==> exp/harbor <==
// breakout
module breakout(
    input logic clk,
    input logic right,
    input logic left,
    input logic reset,
    output logic [2:0] red,
    output logic [2:0] green,
    output logic [2:0] blue,
    output logic hsync,
    output logic vsync
    );
logic [9:0] xpos;
logic [9:0] ypos;
vga signal_generator_inst(clk, reset, hsync, vsync, xpos, ypos);
game game_inst(clk, xpos, ypos, right, left, reset, red, green, blue);                                                                  
endmodule
Settings: LEC_CHECK=0, ABC_AREA=1, CAP_MARGIN=0, CORE_MARGIN=2, CORE_UTILIZATION=72, CTS_CLUSTER_DIAMETER=344, GPL_ROUTABILITY_DRIVEN=0, MIN_ROUTING_LAYER=met1, PLACE_DENSITY_LB_ADDON=0.07, SLEW_MARGIN=20, TNS_END_PERCENT=90; clock period 3.94 ns.
run.sh (not shown) runs the stock make flow with config.mk's settings and CLKGATE_MAP_FILE=.
==> exp/tundra: changes against exp/harbor <==
CAP_MARGIN = 20   (was 0)
CORE_UTILIZATION = 65   (was 72)
CTS_CLUSTER_DIAMETER = unset   (was 344)
GPL_ROUTABILITY_DRIVEN = unset   (was 0)
MIN_ROUTING_LAYER = unset   (was met1)
PLACE_DENSITY_LB_ADDON = unset   (was 0.07)
TNS_END_PERCENT = unset   (was 90)
==> flow/constraint.sdc (replaced) <==
create_clock -name core_clock -period 4.68 [get_ports {clk}]
set_input_delay 0.9360 -clock core_clock [delete_from_list [all_inputs] [get_ports {clk}]]
set_output_delay 0.9360 -clock core_clock [all_outputs]
set_load 0.01 [all_outputs]
==> exp/willow: changes against exp/harbor <==
CTS_CLUSTER_DIAMETER = 343   (was 344)
CTS_CLUSTER_SIZE = 100   (was unset)
MIN_ROUTING_LAYER = unset   (was met1)
SETUP_SLACK_MARGIN = 1.04   (was unset)
TNS_END_PERCENT = 60   (was 90)
==> flow/constraint.sdc (replaced) <==
create_clock -name core_clock -period 3.6 [get_ports {clk}]
set_input_delay 0.7200 -clock core_clock [delete_from_list [all_inputs] [get_ports {clk}]]
set_output_delay 0.7200 -clock core_clock [all_outputs]
set_load 0.01 [all_outputs]
==> comparison table <==
Fraction of area in clock buffers and inverters: exp/tundra 4.97%; exp/harbor 4.67%; exp/willow 4.39%
Crit share post-route: exp/tundra 94.3%; exp/harbor 104%; exp/willow 111%
Number of gates on the worst path with buffers counted: exp/tundra 21; exp/harbor 20; exp/willow 21
Total track usage: exp/tundra 36.3%; exp/harbor 40.8%; exp/willow 44.2%
Met3 Routed Length: exp/tundra 3.28 mm; exp/harbor 4.12 mm; exp/willow 5.43 mm
Post-route worst hold slack: exp/tundra 0.448 ns; exp/harbor 0.445 ns; exp/willow 0.441 ns
Number of post-CTS setup repair buffers: exp/tundra 0; exp/harbor 5; exp/willow 5
Data arrival time at the worst-slack endpoint: exp/tundra 3.48 ns; exp/harbor 3.31 ns; exp/willow 3.29 ns
Leakage Power: exp/tundra 5.83 nW; exp/harbor 6.08 nW; exp/willow 6.58 nW
Total internal power: exp/tundra 2.25 mW; exp/harbor 2.66 mW; exp/willow 3.16 mW
Via density per instance: exp/tundra 5.97; exp/harbor 6.33; exp/willow 6.57
Via count of the first global-routing pass: exp/tundra 10483; exp/harbor 11151; exp/willow 12041
Area post-placement: exp/tundra 0.0115 mm^2; exp/harbor 0.0118 mm^2; exp/willow 0.0123 mm^2
Endpoint with the worst hold slack: exp/tundra game_inst.brick_alive72; exp/harbor game_inst.brick_alive61; exp/willow game_inst.brick_alive70
Clock latency on the worst-skew pair: exp/tundra 0.45 ns; exp/harbor 0.44 ns; exp/willow 0.44 ns
Initial Util: exp/tundra 65.7%; exp/harbor 73.7%; exp/willow 73.7%
Register-to-Register Path Depth: exp/tundra 20; exp/harbor 19; exp/willow 23
Post-route insts no fill: exp/tundra 1942; exp/harbor 1953; exp/willow 2014
Status: exp/tundra no timing/DRC/antenna violations; exp/harbor complete, but fails checks; exp/willow complete, but fails checks
Violated checks: exp/tundra -; exp/harbor negative setup slack; exp/willow negative setup slack
Chip height: exp/tundra 135 um; exp/harbor 129 um; exp/willow 129 um
Combinational-cell power consumption: exp/tundra 0.424 mW; exp/harbor 0.592 mW; exp/willow 0.903 mW
Post-DP HPWL: exp/tundra 23.9 mm; exp/harbor 23.4 mm; exp/willow 24.8 mm

* * *

==> inputs of run H <==
breakout again, from the RTL that the note above started with.
export LEC_CHECK = 0
export ABC_AREA = 1
export CAP_MARGIN = 20
export CORE_MARGIN = 2
export CORE_UTILIZATION = 72
export CTS_CLUSTER_DIAMETER = 91
export CTS_CLUSTER_SIZE = 72
export PLACE_DENSITY_LB_ADDON = 0.09
export SETUP_SLACK_MARGIN = 0.41
export SLEW_MARGIN = 20
create_clock -name core_clock -period 1.37 [get_ports {clk}]
==> run M: changes against run H <==
Settings changed: CTS_CLUSTER_DIAMETER 91 to not set, CTS_CLUSTER_SIZE 72 to 97, PLACE_DENSITY_LB_ADDON 0.09 to not set, SETUP_SLACK_MARGIN 0.41 to 0.91.
==> flow/constraint.sdc (replaced) <==
create_clock -name core_clock -period 3.79 [get_ports {clk}]
set_input_delay 0.7580 -clock core_clock [delete_from_list [all_inputs] [get_ports {clk}]]
set_output_delay 0.7580 -clock core_clock [all_outputs]
set_load 0.01 [all_outputs]
==> run C: changes against run H <==
Settings changed: ABC_AREA 1 to not set, CORE_UTILIZATION 72 to 40, CTS_CLUSTER_DIAMETER 91 to not set, CTS_CLUSTER_SIZE 72 to not set, PLACE_DENSITY_LB_ADDON 0.09 to not set, SETUP_SLACK_MARGIN 0.41 to -0.14.
==> flow/constraint.sdc (replaced) <==
create_clock -name core_clock -period 6.49 [get_ports {clk}]
set_input_delay 1.2980 -clock core_clock [delete_from_list [all_inputs] [get_ports {clk}]]
set_output_delay 1.2980 -clock core_clock [all_outputs]
set_load 0.01 [all_outputs]
==> summary of the runs <==
Run C passed the timing, DRC and antenna checks. Run H died in clock tree synthesis on DPL-0038. Run M finished with negative setup slack left.
Against run M, the design area of run C is smaller by about 18%.
Between run M and run C, the lower setup slack is in run M (gap 730 ps).
Against run C, the critical path depth of run M is higher by 4.
Between run M and run C, the lower clock power is in run C (gap about 70%, measured against run C).
Against run M, the total power of run C is smaller by 45%.
Combinational power: run C is smaller than run M (about 60%).
Sequential cell count is the same in run M and run C.
Between run C and run M, the lower via count is in run C (gap about 34%, measured against run M).
Power figures rest on the tool's default switching activity, not on a simulated workload.
